## run A
// USER_PRJ1
module USER_PRJ1 #( parameter pADDR_WIDTH   = 12,
                   parameter pDATA_WIDTH   = 32
                 )
(
  output wire                        awready,
  output wire                        arready,
  output wire                        wready,
  output wire                        rvalid,
  output wire  [(pDATA_WIDTH-1) : 0] rdata,
  input  wire                        awvalid,
  input  wire                [11: 0] awaddr,
  input  wire                        arvalid,
  input  wire                [11: 0] araddr,
  input  wire                        wvalid,
  input  wire  [(pDATA_WIDTH-1) : 0] wdata,
  input  wire                        rready,
  input  wire                        ss_tvalid,
  input  wire  [(pDATA_WIDTH-1) : 0] ss_tdata,
  input  wire                        sm_tready,
  output wire                        ss_tready,
  output wire                        sm_tvalid,
  output wire  [(pDATA_WIDTH-1) : 0] sm_tdata,
  input  wire                        axi_clk,
  input  wire                        axi_reset_n
);
wire [3:0]  tap_WE;
wire        tap_EN;
wire [11:0] tap_A;
wire [31:0] tap_Di, tap_Do;
bram11 tap_ram(
    .clk(axi_clk),
    .we(|tap_WE),
    .re(tap_EN),
    .waddr(tap_A),
    .raddr(tap_A),
    .wdi(tap_Di),
    .rdo(tap_Do)
);
wire [3:0]  data_WE;
wire        data_EN;
wire [11:0] data_A;
wire [31:0] data_Di, data_Do;
bram11 data_ram(
    .clk(axi_clk),
    .we(|data_WE),
    .re(data_EN),
    .waddr(data_A),
    .raddr(data_A),
    .wdi(data_Di),
    .rdo(data_Do)
);
fir inst_fir(
    .awready(awready),
    .wready(wready),
    .awvalid(awvalid),
    .awaddr(awaddr),
    .wvalid(wvalid),
    .wdata(wdata),
    .arready(arready),
    .rready(rready),
    .arvalid(arvalid),
    .araddr(araddr),
    .rvalid(rvalid),
  ...
For scale: ~5600 cells after synthesis, ~850 flip-flops, ~52000 sq um of cells after synthesis.
clock: 7.02 ns
lec_check: 0
abc_area: 1
cap_margin: 15
cell_pad_in_sites_global_placement: 2
core_margin: 2
core_utilization: 47
cts_cluster_size: 89
max_routing_layer: met5
place_density_lb_addon: 0.1
setup_slack_margin: 1.46
slew_margin: 20
tns_end_percent: 30
run.sh (not shown) runs the stock make flow with config.mk's settings and CLKGATE_MAP_FILE=.
The inputs of run B differ from those of run A as listed below.
Settings: an added PLACE_DENSITY of 0.4; a deleted PLACE_DENSITY_LB_ADDON that had been 0.1; a deleted CELL_PAD_IN_SITES_GLOBAL_PLACEMENT that had been 2; a deleted SETUP_SLACK_MARGIN that had been 1.46; a deleted MAX_ROUTING_LAYER that had been met5; a deleted CTS_CLUSTER_SIZE that had been 89; a change of CAP_MARGIN from 15 to 20; a deleted ABC_AREA that had been 1; a change of CORE_UTILIZATION from 47 to 72; a deleted TNS_END_PERCENT that had been 30; a change of the clock period (ns, I/O delays scaled along) from 7.02 to 5.61.
- Run A reports its capturing instance or port of the critical path as inst_fir.res_r[30]$_DFFE_PN0P_ while run B reports inst_fir.res_r[31]$_DFFE_PN0P_.
- Between run A and run B, wire length per cell after detailed routing increased.
- Run B vs. run A: fraction of area in registers went up by 1.7 points.
- Sort run A and run B by die area asc -> top: run B
- Cell with the biggest individual delay on the critical path = fa_1: run B; cell with the biggest individual delay on the critical path = fa_2: run A
- Run B ran in full, but the layout does not pass; the checks complain about setup timing.
- Looking at wire length reported by the detailed router across both flows, run B is the stronger of the two, with run A trailing.
- Relative to run A, number of setup violations in the final report has gone up in run B.
- Changes observed in run B relative to run A: tap cell count went down; share of the clock period used by the worst path has increased; share of synthesized cell area in and-or and or-and compound cells climbed 2.7 points; routing usage on met2 climbed 18 points.
- Register-to-register slack: run B vs run A down 1.85 ns
Input changes introduced in run C (baseline for comparison: run B):
Settings: PLACE_DENSITY: 0.4 -> 0.67; CTS_CLUSTER_SIZE: unset -> 42; SETUP_SLACK_MARGIN: unset -> -0.16; the clock period (ns, I/O delays scaled along): 5.61 -> 6.4.
--- outcome ---
Run C: all stages done; final checks FAILED (setup timing).
Summary — final antenna diode count, run C relative to run B: lower, by 2.
Met1 track demand over resource in global routing, run C and run B: lower on run C
A worst hold-check path type of in2async is what run B shows, while reg2reg belongs to run C.
From run B to run C the numbers moved as follows: worst clock skew on the final layout rose 0.010 ns, height of the die held steady, number of antenna violations at the first check in global routing flat.

* * *

USER_PRJ1 again, from the RTL that the note above started with.
## USER_PRJ1
module USER_PRJ1 #( parameter pADDR_WIDTH   = 12,
                   parameter pDATA_WIDTH   = 32
                 )
(
  output wire                        awready,
  output wire                        arready,
  output wire                        wready,
  output wire                        rvalid,
  output wire  [(pDATA_WIDTH-1) : 0] rdata,
  input  wire                        awvalid,
  input  wire                [11: 0] awaddr,
  input  wire                        arvalid,
  input  wire                [11: 0] araddr,
  input  wire                        wvalid,
  input  wire  [(pDATA_WIDTH-1) : 0] wdata,
  input  wire                        rready,
  input  wire                        ss_tvalid,
  input  wire  [(pDATA_WIDTH-1) : 0] ss_tdata,
  input  wire                        sm_tready,
  output wire                        ss_tready,
  output wire                        sm_tvalid,
  output wire  [(pDATA_WIDTH-1) : 0] sm_tdata,
  input  wire                        axi_clk,
  input  wire                        axi_reset_n
);
make LEC_CHECK=0 CAP_MARGIN=20 CELL_PAD_IN_SITES_DETAIL_PLACEMENT=2 CELL_PAD_IN_SITES_GLOBAL_PLACEMENT=3 CORE_ASPECT_RATIO=0.6 CORE_MARGIN=2 CORE_UTILIZATION=40 CTS_CLUSTER_DIAMETER=123 GPL_ROUTABILITY_DRIVEN=1 HOLD_SLACK_MARGIN=0.16 MAX_ROUTING_LAYER=met5 SLEW_MARGIN=5 TNS_END_PERCENT=90 finish   # period 7.79 ns
==> next run, changes <==
CELL_PAD_IN_SITES_DETAIL_PLACEMENT = unset   (was 2)
CELL_PAD_IN_SITES_GLOBAL_PLACEMENT = unset   (was 3)
CORE_ASPECT_RATIO = unset   (was 0.6)
CORE_UTILIZATION = 72   (was 40)
CTS_CLUSTER_DIAMETER = unset   (was 123)
GPL_ROUTABILITY_DRIVEN = unset   (was 1)
HOLD_SLACK_MARGIN = unset   (was 0.16)
MAX_ROUTING_LAYER = unset   (was met5)
SLEW_MARGIN = 20   (was 5)
TNS_END_PERCENT = unset   (was 90)
clock period = 6.84 ns   (was 7.79 ns; I/O delays follow)
What happened: The new run reached the layout checks and failed them: setup timing. Setup slack got worse by 0.45 ns. Design area fell slightly. Non-clock buffer count rose by 62. Flip-flop count does not change. Cell count fell by roughly a tenth. Utilization rose by 37 points. Count of clock-buffer cells in the layout rose by 4. Wire length fell by a quarter to a third. Global-route usage rose by 9.6 points. Hold slack is about the same.
==> next run, changes <==
ABC_AREA = 1   (was unset)
PLACE_DENSITY = 0.4   (was unset)
TNS_END_PERCENT = 5   (was unset)
clock period = 4.77 ns   (was 6.84 ns; I/O delays follow)
Effect: The changed run finished with setup timing left; count of clock-buffer cells in the layout is unchanged; worst setup slack loses 1.6 ns; utilization climbs by 2.0 points; maximum frequency rises by 6.5%; non-clock buffer count rises by 130; area after synthesis rose by 5.2%; register-to-register slack loses 1.6 ns; sequential share of layout area decreases by 2.9 points; via count rises by 25%; wire length goes up by 17%; design area came out higher by 7.1%.
==> next run, changes <==
ABC_AREA = unset   (was 1)
PLACE_DENSITY = 0.65   (was 0.4)
SETUP_SLACK_MARGIN = 1.14   (was unset)
TNS_END_PERCENT = unset   (was 5)
clock period = 6.44 ns   (was 4.77 ns; I/O delays follow)
Effect: The changed run finished but fails on setup timing. Routed wire length is lower by 7.6%. Final area is lower by 4.4%. Sequential cell count stays the same. Non-clock buffer count is lower by 69.
